// ALU_TOP
module ALU_TOP 
#( parameter OP_DATA_WIDTH = 16 ,
             Arith_OUT_WIDTH = OP_DATA_WIDTH + OP_DATA_WIDTH ,            
             Logic_OUT_WIDTH = OP_DATA_WIDTH ,
             Shift_OUT_WIDTH = OP_DATA_WIDTH ,
             CMP_OUT_WIDTH = 3 
)
(
input  wire [OP_DATA_WIDTH-1:0]    A   ,
input  wire [OP_DATA_WIDTH-1:0]    B   ,
input  wire [3:0]                  ALU_FUNC ,
input  wire                        CLK ,
output wire [Arith_OUT_WIDTH-1:0]  Arith_OUT,
output wire                        Carry_OUT,
output wire                        Arith_Flag,
output wire [Logic_OUT_WIDTH-1:0]  Logic_OUT,
output wire                        Logic_Flag,
output wire [Shift_OUT_WIDTH-1:0]  Shift_OUT,
output wire                        Shift_Flag,
output wire [CMP_OUT_WIDTH-1:0]    CMP_OUT,
output wire                        CMP_Flag
);
For scale: ~5,700 cells after synthesis, roughly 70 flip-flops, ~110 I/O pins, ~36,000 sq um of cells after synthesis.
clock: 105.0 ns
lec_check: 0
abc_area: 1
cap_margin: 35
core_margin: 2
core_utilization: 40
cts_cluster_diameter: 288
gpl_timing_driven: 0
hold_slack_margin: 0.2
slew_margin: 20
run.sh (not shown) runs the stock make flow with config.mk's settings and CLKGATE_MAP_FILE=.
==> next run, changes <==
Settings changed: ABC_AREA 1 to unset, CAP_MARGIN 35 to 20, CTS_CLUSTER_DIAMETER 288 to unset, GPL_TIMING_DRIVEN 0 to unset, HOLD_SLACK_MARGIN 0.2 to unset.
Routed wire length came out higher slightly.
Area after synthesis came out lower by a few percent.
Design area drops by a little under a tenth.
Global-route usage rises by 1.6 points.
Die area is lower by a few percent.
Critical path depth goes down by 251.
==> next run, changes <==
Settings changed: ABC_AREA set to 0, CELL_PAD_IN_SITES_DETAIL_PLACEMENT set to 0, CORE_ASPECT_RATIO set to 1.53, CORE_MARGIN 2 to 7, CORE_UTILIZATION 40 to 52, CTS_CLUSTER_DIAMETER set to 129, CTS_CLUSTER_SIZE set to 86, GPL_TIMING_DRIVEN set to 0, MAX_ROUTING_LAYER set to met4, PLACE_DENSITY set to 0.55, TNS_END_PERCENT set to 90.
The new run finished but failed the layout checks on negative setup slack.
Area after synthesis stays the same.
Via count climbs by about 2%.
==> next run, changes <==
Settings changed: ABC_AREA 0 to unset, CELL_PAD_IN_SITES_DETAIL_PLACEMENT 0 to unset, CORE_ASPECT_RATIO 1.53 to unset, CORE_MARGIN 7 to 2, CORE_UTILIZATION 52 to 70, CTS_CLUSTER_DIAMETER 129 to unset, CTS_CLUSTER_SIZE 86 to unset, GPL_TIMING_DRIVEN 0 to unset, PLACE_DENSITY 0.55 to unset, TNS_END_PERCENT 90 to unset.
Clock period 105.0 ns to 87.3 ns, I/O delays scaled along.
What happened:
- The new run died in clock tree synthesis
- die size falls by 31%
- synthesized area stays the same
- synthesized cell count stays the same
==> next run, changes <==
Settings changed: ABC_AREA set to 1, CORE_UTILIZATION 70 to 57, MAX_ROUTING_LAYER met4 to unset, PLACE_DENSITY_LB_ADDON set to 0.0.
Clock period 87.3 ns to 142.0 ns, I/O delays scaled along.
Effect: Now the flow went through all stages and came out clean. Area after synthesis climbs by about 6%. Die size is higher by about 30%. Synthesized cell count came out higher by about 25%.

---

The RTL this note starts from:
==> flow/design.v <==
module Decoder (
input  wire [1:0] IN ,
output reg  [3:0] OUT
);
always @(*)
  begin
  OUT = 4'b0000 ;
    case (IN)
     2'b00 : OUT = 4'b0001 ;
     2'b01 : OUT = 4'b0010 ;          
     2'b10 : OUT = 4'b0100 ;     
     2'b11 : OUT = 4'b1000 ;     
   endcase
 end 
 endmodule
module ARITHMETIC_UNIT 
#( parameter IN_DATA_WIDTH = 16,
             OUT_DATA_WIDTH = 16
)
(
input  wire [IN_DATA_WIDTH-1:0]   A   ,
input  wire [IN_DATA_WIDTH-1:0]   B   ,
input  wire [1:0]                 ALU_FUNC ,
input  wire                       CLK ,
input  wire                       Arith_enable ,
output reg                        Carry_OUT,
output reg [OUT_DATA_WIDTH-1:0]   Arith_OUT,
output reg                        Arith_Flag
);
reg [OUT_DATA_WIDTH-1:0]  Arith_OUT_comb  ;
reg                       Arith_Flag_comb ;
wire                      Carry_OUT_comb  ;
always @ (posedge CLK)
 begin 
   Arith_OUT <= Arith_OUT_comb ;
   Carry_OUT <= Carry_OUT_comb ;
   Arith_Flag <= Arith_Flag_comb ;
	end
always @ (*)
 begin 
    Arith_OUT_comb = 1'b0 ;
    Arith_Flag_comb = 1'b0 ;
	if(Arith_enable)
      case (ALU_FUNC)
      2'b00 : begin
              Arith_OUT_comb = A + B ;
              Arith_Flag_comb = 1'b1 ;              
		      end
      2'b01 : begin
              Arith_OUT_comb = A - B ;
              Arith_Flag_comb = 1'b1 ;           
		      end
      2'b10 : begin
              Arith_OUT_comb = A * B ;
              Arith_Flag_comb = 1'b1 ;           
		      end
      2'b11 : begin
              Arith_OUT_comb = (B == 0) ? {IN_DATA_WIDTH{1'b1}} : A / B ;   
              Arith_Flag_comb = 1'b1 ;           
		      end
      endcase
	else
	 begin
      Arith_OUT_comb = 'b0 ;
      Arith_Flag_comb = 1'b0 ;
     end
 end
assign Carry_OUT_comb = Arith_OUT_comb [IN_DATA_WIDTH] ;
 endmodule
module LOGIC_UNIT 
#( parameter IN_DATA_WIDTH = 16 ,
             OUT_DATA_WIDTH = 16
)
(
input  wire [IN_DATA_WIDTH-1:0]  A   ,
input  wire [IN_DATA_WIDTH-1:0]  B   ,
input  wire [1:0]                ALU_FUNC ,
input  wire                      CLK ,
input  wire                      Logic_enable ,
output reg [OUT_DATA_WIDTH-1:0]  Logic_OUT,
output reg                       Logic_Flag
);
reg [OUT_DATA_WIDTH-1:0]  Logic_OUT_comb  ;
reg                       Logic_Flag_comb ;
always @ (posedge CLK)
 begin 
   Logic_OUT  <= Logic_OUT_comb ;
   Logic_Flag <= Logic_Flag_comb ;
	end
always @ (*)
 begin 
    Logic_OUT_comb = 1'b0 ;
    Logic_Flag_comb = 1'b0 ;
	if(Logic_enable)
      case (ALU_FUNC)
      2'b00 : begin
              Logic_OUT_comb = A & B ;
              Logic_Flag_comb = 1'b1 ;              
		      end
      2'b01 : begin
              Logic_OUT_comb = A | B ;
              Logic_Flag_comb = 1'b1 ;           
		      end
      2'b10 : begin
              Logic_OUT_comb = ~(A & B) ;
              Logic_Flag_comb = 1'b1 ;           
		      end
      2'b11 : begin
              Logic_OUT_comb = ~(A | B) ;
              Logic_Flag_comb = 1'b1 ;           
		      end
      endcase
	else
	 begin
      Logic_OUT_comb = 1'b0 ;
      Logic_Flag_comb = 1'b0 ;
     end
 end
 endmodule
module SHIFT_UNIT 
#( parameter IN_DATA_WIDTH = 16 ,
             OUT_DATA_WIDTH = 16
)
(
input  wire [IN_DATA_WIDTH-1:0]  A   ,
input  wire [IN_DATA_WIDTH-1:0]  B   ,
input  wire [1:0]                ALU_FUNC ,
input  wire                      CLK ,
input  wire                      Shift_enable ,
output reg  [OUT_DATA_WIDTH-1:0] Shift_OUT,
output reg                       Shift_Flag
);
reg [OUT_DATA_WIDTH-1:0]  Shift_OUT_comb  ;
reg                       Shift_Flag_comb ;
always @ (posedge CLK)
 begin 
   Shift_OUT  <= Shift_OUT_comb ;
   Shift_Flag <= Shift_Flag_comb ;
	end
always @ (*)
 begin 
    Shift_OUT_comb = 1'b0 ;
    Shift_Flag_comb = 1'b0 ;
	if(Shift_enable)
      case (ALU_FUNC)
      2'b00 : begin
              Shift_OUT_comb = A >> 1  ;
              Shift_Flag_comb = 1'b1 ;              
		      end
      2'b01 : begin
              Shift_OUT_comb = A << 1 ;
              Shift_Flag_comb = 1'b1 ;           
		      end
      2'b10 : begin
              Shift_OUT_comb = B >> 1 ;
              Shift_Flag_comb = 1'b1 ;           
		      end
      2'b11 : begin
              Shift_OUT_comb = B << 1 ;
              Shift_Flag_comb = 1'b1 ;           
		      end
      endcase
	else
	 begin
      Shift_OUT_comb = 1'b0 ;
      Shift_Flag_comb = 1'b0 ;
     end
 end
 endmodule
module CMP_UNIT 
#( parameter IN_DATA_WIDTH  = 16,
             OUT_DATA_WIDTH = 16
)
(
input  wire [IN_DATA_WIDTH-1:0]   A   ,
input  wire [IN_DATA_WIDTH-1:0]   B   ,
input  wire [1:0]                 ALU_FUNC ,
input  wire                       CLK ,
input  wire                       CMP_enable ,
output reg  [OUT_DATA_WIDTH-1:0]  CMP_OUT ,
output reg                        CMP_Flag
);
reg [OUT_DATA_WIDTH-1:0]  CMP_OUT_comb  ;
reg                       CMP_Flag_comb ;
always @ (posedge CLK)
 begin 
   CMP_OUT  <= CMP_OUT_comb ;
   CMP_Flag <= CMP_Flag_comb ;
	end
always @ (*)
 begin 
    CMP_OUT_comb = 1'b0 ;
    CMP_Flag_comb = 1'b0 ;
	if(CMP_enable)
      case (ALU_FUNC)
      2'b00 : begin
              CMP_OUT_comb = 'b0  ;
              CMP_Flag_comb = 1'b1 ;              
		      end
      2'b01 : begin
              CMP_Flag_comb = 1'b1 ;  
              if (A==B)
                CMP_OUT_comb = 'b1;
              else
                CMP_OUT_comb = 'b0;			  
		      end
      2'b10 : begin
              CMP_Flag_comb = 1'b1 ;  
              if (A>B)
                CMP_OUT_comb = 'b10;
              else
                CMP_OUT_comb = 'b0;			  
		      end
      2'b11 : begin
              CMP_Flag_comb = 1'b1 ; 
              if (A<B)
                CMP_OUT_comb = 'b11;
              else
                CMP_OUT_comb = 'b0;			  
		      end
      endcase
	else
	 begin
      CMP_OUT_comb = 'b0 ;
      CMP_Flag_comb = 1'b0 ;
     end
 end
 endmodule
module ALU_TOP 
#( parameter OP_DATA_WIDTH = 16 ,
             Arith_OUT_WIDTH = OP_DATA_WIDTH + OP_DATA_WIDTH ,            
             Logic_OUT_WIDTH = OP_DATA_WIDTH ,
             Shift_OUT_WIDTH = OP_DATA_WIDTH ,
             CMP_OUT_WIDTH = 3 
)
(
input  wire [OP_DATA_WIDTH-1:0]    A   ,
input  wire [OP_DATA_WIDTH-1:0]    B   ,
input  wire [3:0]                  ALU_FUNC ,
input  wire                        CLK ,
output wire [Arith_OUT_WIDTH-1:0]  Arith_OUT,
output wire                        Carry_OUT,
output wire                        Arith_Flag,
output wire [Logic_OUT_WIDTH-1:0]  Logic_OUT,
output wire                        Logic_Flag,
output wire [Shift_OUT_WIDTH-1:0]  Shift_OUT,
output wire                        Shift_Flag,
output wire [CMP_OUT_WIDTH-1:0]    CMP_OUT,
output wire                        CMP_Flag
);
wire                  CMP_enable ;
wire                  Shift_enable ;
wire                  Logic_enable ;
wire                  Arith_enable ;
Decoder U0 (
.IN(ALU_FUNC[3:2]),
.OUT({Shift_enable,CMP_enable,Logic_enable,Arith_enable})
);
ARITHMETIC_UNIT # ( .IN_DATA_WIDTH(OP_DATA_WIDTH), .OUT_DATA_WIDTH(Arith_OUT_WIDTH)) U0_ARITHMETIC_UNIT (
.A(A),
.B(B),
.ALU_FUNC(ALU_FUNC[1:0]),
.CLK(CLK),
.Arith_enable(Arith_enable),
.Arith_OUT(Arith_OUT),
.Carry_OUT(Carry_OUT),
.Arith_Flag(Arith_Flag)
);
LOGIC_UNIT # ( .IN_DATA_WIDTH(OP_DATA_WIDTH), .OUT_DATA_WIDTH(Logic_OUT_WIDTH)) U0_LOGIC_UNIT (
.A(A),
.B(B),
.ALU_FUNC(ALU_FUNC[1:0]),
.CLK(CLK),
.Logic_enable(Logic_enable),
.Logic_OUT(Logic_OUT),
.Logic_Flag(Logic_Flag)
);
SHIFT_UNIT # ( .IN_DATA_WIDTH(OP_DATA_WIDTH), .OUT_DATA_WIDTH(Shift_OUT_WIDTH)) U0_SHIFT_UNIT (
.A(A),
.B(B),
.ALU_FUNC(ALU_FUNC[1:0]),
.CLK(CLK),
.Shift_enable(Shift_enable),
.Shift_OUT(Shift_OUT),
.Shift_Flag(Shift_Flag)
);
CMP_UNIT # ( .IN_DATA_WIDTH(OP_DATA_WIDTH), .OUT_DATA_WIDTH(CMP_OUT_WIDTH)) U0_CMP_UNIT (
.A(A),
.B(B),
.ALU_FUNC(ALU_FUNC[1:0]),
.CLK(CLK),
.CMP_enable(CMP_enable),
.CMP_OUT(CMP_OUT),
.CMP_Flag(CMP_Flag)
);
endmodule
make LEC_CHECK=0 ABC_AREA=1 CAP_MARGIN=0 CELL_PAD_IN_SITES_DETAIL_PLACEMENT=2 CELL_PAD_IN_SITES_GLOBAL_PLACEMENT=2 CORE_MARGIN=2 CORE_UTILIZATION=40 CTS_CLUSTER_DIAMETER=159 GPL_ROUTABILITY_DRIVEN=0 GPL_TIMING_DRIVEN=0 HOLD_SLACK_MARGIN=0.2 MAX_ROUTING_LAYER=met4 SETUP_SLACK_MARGIN=5.0 SLEW_MARGIN=20 TNS_END_PERCENT=5 finish   # period 78.0 ns
The starting point ended with an error in 4_1_cts.
Change:
CELL_PAD_IN_SITES_DETAIL_PLACEMENT = default   (was 2)
GPL_ROUTABILITY_DRIVEN = default   (was 0)
Result:
- This time the run finished but fails on negative setup slack
- synthesized area is unchanged
- die area stays the same
- synthesized cell count does not change
Change:
ABC_AREA = default   (was 1)
CELL_PAD_IN_SITES_GLOBAL_PLACEMENT = default   (was 2)
CORE_UTILIZATION = 72   (was 40)
CTS_CLUSTER_DIAMETER = default   (was 159)
GPL_TIMING_DRIVEN = default   (was 0)
HOLD_SLACK_MARGIN = default   (was 0.2)
PLACE_DENSITY = 0.63   (was default)
SETUP_SLACK_MARGIN = default   (was 5.0)
TNS_END_PERCENT = default   (was 5)
clock period = 95.1 ns   (was 78.0 ns; I/O delays follow)
With this change the flow ended with an error in 5_1_grt, error ODB-0269.
Synthesized cell count falls by about a fifth.
Area after synthesis goes down by a few percent.
Die size is lower by well over a third.
Change:
CAP_MARGIN = 20   (was 0)
CORE_UTILIZATION = 63   (was 72)
CTS_CLUSTER_DIAMETER = 112   (was default)
CTS_CLUSTER_SIZE = 38   (was default)
HOLD_SLACK_MARGIN = 0.14   (was default)
MAX_ROUTING_LAYER = default   (was met4)
MIN_ROUTING_LAYER = met1   (was default)
PLACE_DENSITY = default   (was 0.63)
SETUP_SLACK_MARGIN = 0.1   (was default)
TNS_END_PERCENT = 80   (was default)
The changed run completed, yet does not pass: negative setup slack.
Synthesized cell count does not change.
Die area is higher by 14%.
Synthesized area does not change.
Change:
CORE_UTILIZATION = 40   (was 63)
CTS_CLUSTER_DIAMETER = default   (was 112)
CTS_CLUSTER_SIZE = default   (was 38)
HOLD_SLACK_MARGIN = default   (was 0.14)
MIN_ROUTING_LAYER = default   (was met1)
SETUP_SLACK_MARGIN = default   (was 0.1)
TNS_END_PERCENT = default   (was 80)
clock period = 102.0 ns   (was 95.1 ns; I/O delays follow)
Effect: The changed run finished clean; core utilization decreases by 27 points; routed wire length is higher by about 3.6%; global-route usage fell by 14 points; design area climbs by 1.4%; flip-flop count does not change.
